==> flow/design.v (excerpt) <==
module battleship(
input wire clk,
input wire rst,  
input wire ARDUINO_A0,    
input wire ARDUINO_A1,    
input wire ARDUINO_A2,    
input wire ARDUINO_A3,    
output reg ARDUINO_IO0,   
output reg ARDUINO_IO1,   
output reg ARDUINO_IO2,   
output reg ARDUINO_IO6,   
output reg ARDUINO_IO7,   
output reg ARDUINO_IO8,   
output reg ARDUINO_IO9,   
output reg ARDUINO_IO10,  
output reg ARDUINO_IO11,  
output reg ARDUINO_A4,  
output reg ARDUINO_A5,  
output reg PMOD1_D0_P,  
output reg PMOD1_D0_N,  
output reg PMOD1_D1_P,  
output reg PMOD1_D1_N,  
output reg PMOD1_D2_P,  
output reg PMOD1_D2_N,  
output reg PMOD2_D0_P,  
output reg PMOD2_D0_N,  
output reg PMOD2_D1_P,  
output reg PMOD2_D2_P,  
output reg PMOD2_D2_N,  
output reg PMOD2_D3_P,  
output reg ARDUINO_IO3,   
output reg ARDUINO_IO4,   
output reg ARDUINO_IO5    
);
For scale: roughly 32 I/O pins, about 0.0096 sq mm of cells after synthesis.
make LEC_CHECK=0 ABC_AREA=0 CAP_MARGIN=20 CORE_MARGIN=2 CORE_UTILIZATION=72 HOLD_SLACK_MARGIN=-0.1 PLACE_DENSITY=0.91 SLEW_MARGIN=40 TNS_END_PERCENT=5 finish   # period 2.92 ns
run.sh (not shown) runs the stock make flow with config.mk's settings and CLKGATE_MAP_FILE=.
The first run finished but failed the layout checks on setup timing.
Next try:
==> flow/config.mk (replaced) <==
export PLATFORM = sky130hd
export DESIGN_NAME = battleship
export DESIGN_NICKNAME = battleship
export VERILOG_FILES = /design/flow/design.v
export SDC_FILE = /design/flow/constraint.sdc
export NUM_CORES = 4
export LEC_CHECK = 0
export CAP_MARGIN = 20
export CORE_MARGIN = 2
export CORE_UTILIZATION = 32
export SLEW_MARGIN = 20
==> flow/constraint.sdc (replaced) <==
create_clock -name core_clock -period 5.26 [get_ports {clk}]
set_input_delay 1.0520 -clock core_clock [delete_from_list [all_inputs] [get_ports {clk}]]
set_output_delay 1.0520 -clock core_clock [all_outputs]
set_load 0.01 [all_outputs]
What happened: Now the flow went through all stages and came out clean; worst hold slack degrades by 0.010 ns; design area drops by 4.4%; register-to-register slack improves by 1.6 ns; final cell count climbs by 11%; die size climbs by 120%; total power drops by 46%; maximum frequency drops by 18%; wire length drops by 15%.
Next try:
--- a/flow/config.mk
+++ b/flow/config.mk
@@ -6,6 +6,7 @@
 export NUM_CORES = 4
 export LEC_CHECK = 0
+export ABC_AREA = 1
 export CAP_MARGIN = 20
 export CORE_MARGIN = 2
-export CORE_UTILIZATION = 32
+export CORE_UTILIZATION = 72
 export SLEW_MARGIN = 20
==> flow/constraint.sdc (replaced) <==
create_clock -name core_clock -period 4.21 [get_ports {clk}]
set_input_delay 0.8420 -clock core_clock [delete_from_list [all_inputs] [get_ports {clk}]]
set_output_delay 0.8420 -clock core_clock [all_outputs]
set_load 0.01 [all_outputs]
What happened: The new run completed with no timing, DRC or antenna violations; area after synthesis climbs by 7.6%; die size drops by 51%; non-clock buffer count drops by 2; register-to-register slack got worse by 0.42 ns; setup slack got worse by 0.42 ns.
Next try:
--- a/flow/config.mk
+++ b/flow/config.mk
@@ -10,3 +10,5 @@
 export CORE_MARGIN = 2
 export CORE_UTILIZATION = 72
+export CTS_CLUSTER_DIAMETER = 377
+export CTS_CLUSTER_SIZE = 99
 export SLEW_MARGIN = 20
==> flow/constraint.sdc (replaced) <==
create_clock -name core_clock -period 2.42 [get_ports {clk}]
set_input_delay 0.4840 -clock core_clock [delete_from_list [all_inputs] [get_ports {clk}]]
set_output_delay 0.4840 -clock core_clock [all_outputs]
set_load 0.01 [all_outputs]
=> Now the flow never finished: it broke off in global routing (DPL-0038); synthesized area does not change; synthesized cell count stays the same; die size does not change.
Next try:
--- a/flow/config.mk
+++ b/flow/config.mk
@@ -9,6 +9,4 @@
 export CAP_MARGIN = 20
 export CORE_MARGIN = 2
-export CORE_UTILIZATION = 72
-export CTS_CLUSTER_DIAMETER = 377
-export CTS_CLUSTER_SIZE = 99
+export CORE_UTILIZATION = 63
 export SLEW_MARGIN = 20
==> flow/constraint.sdc (replaced) <==
create_clock -name core_clock -period 3.28 [get_ports {clk}]
set_input_delay 0.6560 -clock core_clock [delete_from_list [all_inputs] [get_ports {clk}]]
set_output_delay 0.6560 -clock core_clock [all_outputs]
set_load 0.01 [all_outputs]
After rerunning:
- The new run completed with no timing, DRC or antenna violations
- synthesized area does not change
- die size rose by about 14%
- synthesized cell count stays the same


Setup of job 2518:
battleship again, from the RTL that the note above started with.
export LEC_CHECK = 0
export CAP_MARGIN = 20
export CORE_ASPECT_RATIO = 0.9
export CORE_MARGIN = 9
export CORE_UTILIZATION = 16
export CTS_CLUSTER_DIAMETER = 344
export CTS_CLUSTER_SIZE = 66
export GPL_TIMING_DRIVEN = 0
export MIN_ROUTING_LAYER = met2
export PLACE_DENSITY_LB_ADDON = 0.22
export SETUP_SLACK_MARGIN = 1.18
export SLEW_MARGIN = 20
create_clock -name core_clock -period 7.25 [get_ports {clk}]
Edits applied to the flow inputs when going from job 2518 to job 7510:
Settings: CORE_ASPECT_RATIO removed (was 0.9); PLACE_DENSITY_LB_ADDON removed (was 0.22); CTS_CLUSTER_DIAMETER removed (was 344); MIN_ROUTING_LAYER removed (was met2); CORE_MARGIN changed from 9 to 2; SETUP_SLACK_MARGIN removed (was 1.18); CORE_UTILIZATION changed from 16 to 40; CTS_CLUSTER_SIZE removed (was 66); GPL_TIMING_DRIVEN removed (was 0); the clock period (ns, I/O delays scaled along) changed from 7.25 to 5.0.
==> results <==
Job 7510 did not stop at any stage, and its layout met the timing, DRC and antenna checks.
Density: job 7510 denser than job 2518
Re die extent in y: job 7510 is 37% down on job 2518.
Compared to job 2518, job 7510 has final-layout clock buffer total 3 lower.
Job 7510 vs. job 2518: hold slack was more or less identical, via count of the first global-routing pass went down about 43%.
Count of non-CTS buffers in the layout, job 7510 vs job 2518: down by more than half
Largest net degree at the start of global routing for job 7510: 53 up relative to job 2518
The run with more setup slack is job 2518; job 7510 has less.
Job 2518 → job 7510: final cell count went down, post-layout period usage of the worst path went up.
Input changes introduced in job 6731 (baseline for comparison: job 7510):
Settings: putting CTS_CLUSTER_SIZE at 98 where nothing was set; putting CELL_PAD_IN_SITES_GLOBAL_PLACEMENT at 2 where nothing was set; putting CTS_CLUSTER_DIAMETER at 359 where nothing was set; putting PLACE_DENSITY at 0.4 where nothing was set.
Results
Every run in the comparison, job 7510 and job 6731, completed the flow with a clean layout.
Compared with job 7510, in job 6731 setup slack at placement decreased 0.18 ns; final instance count without filler cells essentially unchanged; number of synthesized flops with an enable pin essentially unchanged; headroom to the max-slew limit decreased 2.6 points.
Job 7510 has a lower cell area than job 6731.
Diff job 7510 -> job 6731: setup clock skew after layout held steady, total power grew by 0.000042 W.
> inputs changed (job 6731 -> job 9577)
Settings: CTS_CLUSTER_SIZE no longer set, was 98; PLACE_DENSITY no longer set, was 0.4; CELL_PAD_IN_SITES_GLOBAL_PLACEMENT no longer set, was 2; CTS_CLUSTER_DIAMETER no longer set, was 359; the clock period (ns, I/O delays scaled along) now 2.93, was 5.0.
Results
- Per the comparison of job 9577 with job 6731, routed wire length neither gained nor lost much, proportion of cell area spent on the clock network moved down, final critical-path share of the clock period climbed 30 points.
- Sort job 6731 and job 9577 by routing usage on met1, ascending, and job 6731 comes first.
- In job 9577 the implementation completed, yet the final layout does not meet the checks, the culprit being setup timing.
- Looking at switching share of power across job 6731 and job 9577, the one that comes out lower is job 6731.
- The run showing the greater pin count of the biggest net entering global routing is job 9577.
- Compared with job 6731, job 9577 shows a lower sequential portion of the cell area.
- Job 6731 → job 9577: proportion of synthesized chip area in sequential cells ~0 delta; smallest setup slack after layout now sits lower; share of power burned in the clock network -0.6 points.
diff inputs: job 9577 => job 1381
Settings: a change of CORE_UTILIZATION from 40 to 69; a change of the clock period (ns, I/O delays scaled along) from 2.93 to 3.41.
--- outcome ---
Per the final summary, job 1381 finished and its layout is clean on timing, DRC and antenna. Job 1381: count of plain and timing-repair buffers in the layout is 55 lower than what job 9577 reported. Job 1381 vs job 9577, switching part of the total went down by 1.9 points. What job 1381 reported for static leakage has to be multiplied by 1.09 to get the figure for job 9577. Total power (lower): job 1381. Looking at share of the core filled with cells, job 1381 sits above job 9577. Ratio of routed vias to standard cells (job 1381 over job 9577): increase, about 14%. Job 1381 ended up with a lower minimum clock period than job 9577 did. Max area of the chip across job 1381 and job 9577: job 9577. Compared with job 9577, job 1381 shows a higher met2 track demand over resource. Looking at clock network fraction of total power, job 1381 sits 1.2 points below job 9577. Via count across job 1381 and job 9577: no real change.
For job 6752, these inputs were changed with respect to job 1381:
Settings: an added CTS_CLUSTER_DIAMETER of 393; a change of CAP_MARGIN from 20 to 0; a change of CORE_UTILIZATION from 69 to 68; an added MAX_ROUTING_LAYER of met4; an added SETUP_SLACK_MARGIN of 1.01; an added MIN_ROUTING_LAYER of met1; an added CTS_CLUSTER_SIZE of 36.
--- outcome ---
From job 1381 to job 6752 the numbers moved as follows: relative contribution of the clock network to total power grew by 1.5 points, count of buffers added by post-CTS timing repair for setup grew by 48, wire length grew by about 60%. Of job 1381 and job 6752, job 6752 shows the higher final critical-path share of the clock period, with job 1381 below it. Job 6752 gives more worst clock skew on the final layout than job 1381 did. Out of job 1381 and job 6752, the only run to close with the timing, DRC and antenna checks passing was job 1381. Job 6752 finished every stage; the final checks, however, were not passed, the failures being setup timing. Diff job 6752..job 1381 | multi-input combinational cell count | negligible.


Setup of run A:
Starting RTL as in the previous note.
Settings: LEC_CHECK=0, CAP_MARGIN=0, CORE_MARGIN=2, CORE_UTILIZATION=68, CTS_CLUSTER_DIAMETER=63, CTS_CLUSTER_SIZE=36, MAX_ROUTING_LAYER=met4, MIN_ROUTING_LAYER=met1, SETUP_SLACK_MARGIN=1.26, SLEW_MARGIN=20; clock period 4.6 ns.
Both conditions hold for run A: the flow ran to the end and the final layout passed the timing, DRC and antenna checks.
Setup changes, run A to run B
# run A
export LEC_CHECK = 0
export CAP_MARGIN = 0
export CORE_MARGIN = 2
export CORE_UTILIZATION = 68
export CTS_CLUSTER_DIAMETER = 63
export CTS_CLUSTER_SIZE = 36
export MAX_ROUTING_LAYER = met4
export MIN_ROUTING_LAYER = met1
export SETUP_SLACK_MARGIN = 1.26
export SLEW_MARGIN = 20
create_clock -name core_clock -period 4.6 [get_ports {clk}]
# run B
export LEC_CHECK = 0
export CAP_MARGIN = 0
export CORE_MARGIN = 2
export CORE_UTILIZATION = 72
export CTS_CLUSTER_DIAMETER = 398
export CTS_CLUSTER_SIZE = 36
export MAX_ROUTING_LAYER = met4
export MIN_ROUTING_LAYER = met1
export SETUP_SLACK_MARGIN = 1.38
export SLEW_MARGIN = 20
create_clock -name core_clock -period 4.6 [get_ports {clk}]
Notes after the runs:
- Run A → run B: wire length of the first global-routing pass climbed about 4.3%, maximum fanout along the worst path dropped 3.
- Result for run A and run B: all clean
- [compare] base=run A new=run B: hold slack increased by 4.4 ps relative to the old numbers, maximum frequency went down about 1.2%, slack of the worst reg-to-reg path down 40 ps, final critical delay including setup and external delays saw an increase.
- Diff run A -> run B: final total negative setup slack ~0 delta; global routing met1 resource utilization grew by 1.7 points; total of hold buffers inserted after clock tree synthesis about even; total power draw increased by 0.12 mW relative to the old numbers.
Changes in run C relative to run B:
# run B
export LEC_CHECK = 0
export CAP_MARGIN = 0
export CORE_MARGIN = 2
export CORE_UTILIZATION = 72
export CTS_CLUSTER_DIAMETER = 398
export CTS_CLUSTER_SIZE = 36
export MAX_ROUTING_LAYER = met4
export MIN_ROUTING_LAYER = met1
export SETUP_SLACK_MARGIN = 1.38
export SLEW_MARGIN = 20
create_clock -name core_clock -period 4.6 [get_ports {clk}]
# run C
export LEC_CHECK = 0
export CAP_MARGIN = 20
export CORE_MARGIN = 2
export CORE_UTILIZATION = 52
export CTS_CLUSTER_DIAMETER = 333
export CTS_CLUSTER_SIZE = 98
export MAX_ROUTING_LAYER = met4
export MIN_ROUTING_LAYER = met1
export PLACE_DENSITY = 0.83
export SETUP_SLACK_MARGIN = 1.26
export SLEW_MARGIN = 20
create_clock -name core_clock -period 4.6 [get_ports {clk}]
==> results <==
- Going from run B to run C, the global-route met1 utilization was found to have gone down by 9.8 points.
- Compared with run B, run C instantiates a larger number of standard cells.
- Looking at aggregate global-route resource usage, run C sits 10 points below run B.
- Hold slack (run C over run B): decrease, 6.3 ps
- Routed length on met3: run C < run B
- Compared with run B, run C shows met2 wire length that has gone down by a little under 10%.
- Between run C and run B, the post-layout instance area does not differ in any meaningful way.
- Fmax: run C higher than run B
- Going from run B to run C, count of clock-buffer cells in the layout shows a reduction of 1, post-layout worst setup margin shows an increase of 74 ps.
Relative to run C, the following input files were edited for run D:
# run C
export LEC_CHECK = 0
export CAP_MARGIN = 20
export CORE_MARGIN = 2
export CORE_UTILIZATION = 52
export CTS_CLUSTER_DIAMETER = 333
export CTS_CLUSTER_SIZE = 98
export MAX_ROUTING_LAYER = met4
export MIN_ROUTING_LAYER = met1
export PLACE_DENSITY = 0.83
export SETUP_SLACK_MARGIN = 1.26
export SLEW_MARGIN = 20
create_clock -name core_clock -period 4.6 [get_ports {clk}]
# run D
export LEC_CHECK = 0
export ABC_AREA = 1
export CAP_MARGIN = 20
export CORE_MARGIN = 2
export CORE_UTILIZATION = 65
export CTS_CLUSTER_SIZE = 98
export SLEW_MARGIN = 20
create_clock -name core_clock -period 2.82 [get_ports {clk}]
==> results <==
The combinational cell fraction of total power of run D is higher than that of run C.
Summary of run D over run C: sequential share of layout area decreased 3.7 points, worst hold slack decreased 8.3 ps, depth of the worst register-to-register path increased 1, synthesized cell count increased 344, final setup violation count increased 35.
No crash in run D: every stage finished, but the layout fails its final checks due to negative setup slack.
The worst setup path startpoint comes out inputCol[1] in one run and inputRow[2] in the other, namely in run C and run D respectively.


Setup of oak:
Starting RTL as in the previous note.
clock: 2.58 ns
lec_check: 0
abc_area: 1
cap_margin: 20
core_margin: 2
core_utilization: 72
cts_cluster_diameter: 63
cts_cluster_size: 93
max_routing_layer: met4
min_routing_layer: met1
place_density: 0.35
slew_margin: 20
tns_end_percent: 40
oak: flow complete, layout not clean; failing: negative setup slack
#### Input delta (pine over oak)
# oak
export LEC_CHECK = 0
export ABC_AREA = 1
export CAP_MARGIN = 20
export CORE_MARGIN = 2
export CORE_UTILIZATION = 72
export CTS_CLUSTER_DIAMETER = 63
export CTS_CLUSTER_SIZE = 93
export MAX_ROUTING_LAYER = met4
export MIN_ROUTING_LAYER = met1
export PLACE_DENSITY = 0.35
export SLEW_MARGIN = 20
export TNS_END_PERCENT = 40
create_clock -name core_clock -period 2.58 [get_ports {clk}]
# pine
export LEC_CHECK = 0
export CAP_MARGIN = 20
export CORE_MARGIN = 2
export CORE_UTILIZATION = 70
export CTS_CLUSTER_DIAMETER = 63
export CTS_CLUSTER_SIZE = 45
export MAX_ROUTING_LAYER = met4
export MIN_ROUTING_LAYER = met1
export PLACE_DENSITY_LB_ADDON = 0.03
export SLEW_MARGIN = 20
create_clock -name core_clock -period 2.99 [get_ports {clk}]
--- outcome ---
pine has slew at the pin with the worst max-slew slack below what oak had.
pine -> stages 100% | layout checks FAIL | negative setup slack
On clock network contribution to total cell area: between oak and pine, it ends up higher for pine.
Of pine and oak, it is pine that has the lower met1 usage.
Higher count of clock-buffer cells in the layout among oak and pine: oak
When pine is set beside oak, its simple-gate share of the synthesized area turns out to be 5.9 points smaller.
Summary of pine over oak: sequential power dropped 15%, via count dropped 1990.
Overall die height, oak and pine: larger value in oak
pine vs. oak: sequential share of layout area +2.9 points, final worst setup slack now smaller, all-layer global routing usage lost 4.4 points.
What birch does differently from pine at the input level:
# pine
export LEC_CHECK = 0
export CAP_MARGIN = 20
export CORE_MARGIN = 2
export CORE_UTILIZATION = 70
export CTS_CLUSTER_DIAMETER = 63
export CTS_CLUSTER_SIZE = 45
export MAX_ROUTING_LAYER = met4
export MIN_ROUTING_LAYER = met1
export PLACE_DENSITY_LB_ADDON = 0.03
export SLEW_MARGIN = 20
create_clock -name core_clock -period 2.99 [get_ports {clk}]
# birch
export LEC_CHECK = 0
export ABC_AREA = 1
export CAP_MARGIN = 20
export CORE_MARGIN = 2
export CORE_UTILIZATION = 72
export CTS_CLUSTER_DIAMETER = 63
export CTS_CLUSTER_SIZE = 45
export HOLD_SLACK_MARGIN = -0.1
export MAX_ROUTING_LAYER = met4
export MIN_ROUTING_LAYER = met1
export PLACE_DENSITY = 0.35
export SETUP_SLACK_MARGIN = 0.93
export SLEW_MARGIN = 20
create_clock -name core_clock -period 3.11 [get_ports {clk}]
## What came out
- Instance count after placement with tap cells included | birch above pine
- birch vs pine on width of the die: birch is the higher one.
- In birch, the fraction of the mapped netlist area in adder cells came out 0.33 points below the value in pine.
- Comparing pine against birch, there is no change at all in count of port buffers added during placement.
- Compared with pine, birch shows total nets after synthesis higher by 344.
- birch vs pine — core region area climbed by a few percent
- Re xor and xnor fraction of the mapped netlist area: pine and birch aren't equal, and the higher value belongs to pine.
- Quantity of gates resized following cts, birch vs pine: up by more than 100%
- Tool error GRT-0232 stopped birch during 5_1_grt; no final results.
- Diff pine -> birch | full die area | up by a few percent
- Of pine and birch, the higher detailed placement HPWL belongs to birch.
- Between pine and birch, the flow reports mapped cell area increasing by a little under 10%.
## Diff of input files: maple against birch
# birch
export LEC_CHECK = 0
export ABC_AREA = 1
export CAP_MARGIN = 20
export CORE_MARGIN = 2
export CORE_UTILIZATION = 72
export CTS_CLUSTER_DIAMETER = 63
export CTS_CLUSTER_SIZE = 45
export HOLD_SLACK_MARGIN = -0.1
export MAX_ROUTING_LAYER = met4
export MIN_ROUTING_LAYER = met1
export PLACE_DENSITY = 0.35
export SETUP_SLACK_MARGIN = 0.93
export SLEW_MARGIN = 20
create_clock -name core_clock -period 3.11 [get_ports {clk}]
# maple
export LEC_CHECK = 0
export CAP_MARGIN = 20
export CORE_MARGIN = 2
export CORE_UTILIZATION = 70
export CTS_CLUSTER_DIAMETER = 63
export CTS_CLUSTER_SIZE = 45
export MAX_ROUTING_LAYER = met4
export MIN_ROUTING_LAYER = met1
export PLACE_DENSITY_LB_ADDON = 0.03
export SLEW_MARGIN = 20
create_clock -name core_clock -period 3.02 [get_ports {clk}]
### Flow results
What the final checks of maple revealed, after a flow that finished every stage, was a layout that fails on negative setup slack.
When maple is set beside birch, its simple-gate area share of the yosys netlist turns out to be 5.9 points smaller.
birch → maple: post-detailed-placement cell area fell by 5.1%, area fraction in compound gates after synthesis moved up, number of standard cells after synthesis now sits lower, total clock buffers created by CTS about even.
maple has die area below what birch had.
What maple reported for area of the synthesized netlist per yosys stat has to be multiplied by 1.08 to get the figure for birch.
Changes in cedar relative to maple:
# maple
export LEC_CHECK = 0
export CAP_MARGIN = 20
export CORE_MARGIN = 2
export CORE_UTILIZATION = 70
export CTS_CLUSTER_DIAMETER = 63
export CTS_CLUSTER_SIZE = 45
export MAX_ROUTING_LAYER = met4
export MIN_ROUTING_LAYER = met1
export PLACE_DENSITY_LB_ADDON = 0.03
export SLEW_MARGIN = 20
create_clock -name core_clock -period 3.02 [get_ports {clk}]
# cedar
export LEC_CHECK = 0
export CAP_MARGIN = 20
export CORE_ASPECT_RATIO = 0.5
export CORE_MARGIN = 10
export CORE_UTILIZATION = 52
export CTS_CLUSTER_DIAMETER = 63
export CTS_CLUSTER_SIZE = 45
export MAX_ROUTING_LAYER = met4
export MIN_ROUTING_LAYER = met1
export PLACE_DENSITY_LB_ADDON = 0.03
export SETUP_SLACK_MARGIN = 1.26
export SLEW_MARGIN = 20
create_clock -name core_clock -period 4.6 [get_ports {clk}]
--- outcome ---
cedar finished all stages; the layout is clean. In the metrics for cedar and maple, the one carrying the lower sequential share of cell area is maple. maple → cedar: post-layout net count went down 48; post-route worst hold slack went down by 11 ps.
Power and IR drop assume default switching activity.
